run A:
## gioco
module gioco(
	i_ani_stb,														 
	i_clk,															 
	i_rst,															 
	i_animate,														 
	i_dx, 															 
	i_sx,																 
	i_start,															 
	o_x1_pal, o_x2_pal,											 
	o_y1_pal, o_y2_pal,
	o_x1_nav, o_x2_nav,											 
	o_y1_nav, o_y2_nav,
	bri1,bri2,bri3,bri4,bri5,bri6,bri7,bri8,bri9,bri10, 
	ok, ko,															 
	ff_life															 
);
For scale: ~77 flip-flops, about 15000 sq um of cells after synthesis.
clock: 16.5 ns
lec_check: 0
abc_area: 1
cap_margin: 35
core_margin: 2
core_utilization: 72
cts_cluster_diameter: 49
cts_cluster_size: 73
min_routing_layer: met1
place_density: 0.64
slew_margin: 20
run.sh (not shown) runs the stock make flow with config.mk's settings and CLKGATE_MAP_FILE=.
What ended run A was a tool error in global routing (5_1_grt); the run never finished.
Edits applied to the flow inputs when going from run A to run B:
Settings: PLACE_DENSITY no longer set, was 0.64; CAP_MARGIN now 20, was 35; ABC_AREA no longer set, was 1; CTS_CLUSTER_SIZE no longer set, was 73; CTS_CLUSTER_DIAMETER no longer set, was 49; CORE_UTILIZATION now 32, was 72; MIN_ROUTING_LAYER no longer set, was met1; the clock period (ns, I/O delays scaled along) now 21.6, was 16.5.
--- outcome ---
Run B: flow completed, timing, DRC and antenna clean
Summary of run B over run A: number of top-level pins has remained practically unchanged; multiplexer share of the synthesized area increased by 2.5 points relative to the old numbers; number of cells after detailed placement went down by 504; area fraction in compound gates after synthesis increased 12 points.
Measured against run A, the width of the die of run B comes out at 1.4 times the reference value.
Relative to run A, die footprint has increased by about 110% in run B.
Run B: area after synthesis is 840 sq um lower than what run A reported.
Sort run A and run B by total cell area at the placement stage, ascending, and run B comes first.
Run B vs. run A: yosys synthesis chip area now smaller, number of post-CTS setup repair buffers moved down, count of instantiated cells in the yosys netlist down 611.
Input-level comparison between run C and run B:
Settings: a change of CORE_UTILIZATION from 32 to 64; a change of CORE_MARGIN from 2 to 5; a change of the clock period (ns, I/O delays scaled along) from 21.6 to 24.0.
[summary]
When run C is measured against run B, its initial antenna violation count turns out 1 higher. [compare] base=run B new=run C: fmax saw a decrease, number of core rows fell by 23, die area saw a decrease, overall power down about 8%. Run C vs run B on shortest period the worst path allows: run C is the higher one. Run B → run C: global-route wire length before repair now smaller; fraction of standard cell area in multi-input logic now larger; routed wire length now smaller.
### run C -> run D
Settings: swapping 64 for 40 in CORE_UTILIZATION; swapping 5 for 2 in CORE_MARGIN.
==> results <==
Run D ended up with a lower sum of met3 wire segment lengths after detailed routing than run C did. Run D | stages: all done | timing, DRC, antenna: all pass. Power consumption, run C and run D: higher on run C. Clock network fraction of design power (lower): run D. The worst hold slack on run C is in line with that on run D. Run C → run D: number of placement rows grew by 28%, met2 wire length grew by 2900 microns. Of run C and run D, run D shows the lower via count, with run C above it. Relative to run C, the global-route usage over all layers of run D is lower by 11 points. Diff run C and run D: area growth from synthesis to layout lower in run C. On worst setup skew after layout, run D tracks run C almost exactly. In the metrics for run C and run D, the one carrying the lower starting utilization of the core area is run D.
The following lists how run E was set up differently from run D:
Settings: setting MIN_ROUTING_LAYER to met2 for the first time; changing CORE_UTILIZATION from 40 to 72.
--- outcome ---
- Changes observed in run E relative to run D: die span in y shows a reduction of 25%, number of gates given a new drive strength after cts shows no meaningful change, core footprint shows a reduction of 45%, area of the chip shows a reduction of 44%, standard-cell row count shows a reduction of 26%.
- | placed wire-length estimate after detailed placement | lower: run E |
- Area fraction in and, or, nand and nor cells: run E vs run D identical
- Seen in the log of run E: GRT-0116 during global routing (5_1_grt), after which the run never completed.
- Comparing run E against run D, there is no change at all in synthesized area.

========
Starting RTL as in the previous note.
clock: 15.2 ns
lec_check: 0
cap_margin: 20
cell_pad_in_sites_detail_placement: 1
core_margin: 2
core_utilization: 62
cts_cluster_size: 21
min_routing_layer: met1
place_density_lb_addon: 0.1
setup_slack_margin: 1.92
slew_margin: 20
The starting point aborted during detailed placement.
Rerun with:
- ABC_AREA: unset -> 1
- CAP_MARGIN: 20 -> 35
- CELL_PAD_IN_SITES_DETAIL_PLACEMENT: 1 -> unset
- CORE_UTILIZATION: 62 -> 50
- CTS_CLUSTER_DIAMETER: unset -> 129
- SETUP_SLACK_MARGIN: 1.92 -> 3.73
With this change the flow finished but fails on negative setup slack.
Area after synthesis went up by a few percent.
Die area went up by a quarter to a third.
Synthesized cell count went up by a quarter to a third.
Rerun with:
- ABC_AREA: 1 -> unset
- CAP_MARGIN: 35 -> 20
- CELL_PAD_IN_SITES_DETAIL_PLACEMENT: unset -> 2
- CORE_UTILIZATION: 50 -> 62
- CTS_CLUSTER_DIAMETER: 129 -> unset
- HOLD_SLACK_MARGIN: unset -> 0.26
- MAX_ROUTING_LAYER: unset -> met4
- MIN_ROUTING_LAYER: met1 -> met2
- SETUP_SLACK_MARGIN: 3.73 -> 1.92
- SLEW_MARGIN: 20 -> 30
Outcome:
- The new run stopped in detailed placement
- die size is lower by a quarter to a third
- area after synthesis is lower by a few percent
- synthesized cell count is lower by a quarter to a third
Rerun with:
- ABC_AREA: unset -> 1
- CAP_MARGIN: 20 -> 35
- CELL_PAD_IN_SITES_DETAIL_PLACEMENT: 2 -> unset
- CORE_UTILIZATION: 62 -> 58
- CTS_CLUSTER_DIAMETER: unset -> 49
- HOLD_SLACK_MARGIN: 0.26 -> unset
- MAX_ROUTING_LAYER: met4 -> unset
- MIN_ROUTING_LAYER: met2 -> met1
- SETUP_SLACK_MARGIN: 1.92 -> unset
- SLEW_MARGIN: 30 -> 20
Now the flow finished but fails on negative setup slack. Die size is higher by 13%. Synthesized area is higher by 6.1%. Synthesized cell count is higher by 31%.
Rerun with:
- ABC_AREA: 1 -> unset
- CORE_ASPECT_RATIO: unset -> 0.72
- CORE_UTILIZATION: 58 -> 72
- CTS_CLUSTER_DIAMETER: 49 -> unset
- PLACE_DENSITY_LB_ADDON: 0.1 -> unset
- clock period: 15.2 -> 10.0 ns (I/O delays scaled with it)
What happened:
- The new run failed in detailed placement
- synthesized cell count goes down by a quarter to a third
- die area goes down by a quarter to a third
- area after synthesis falls by a few percent
Power is estimated from default activity; no workload was simulated.
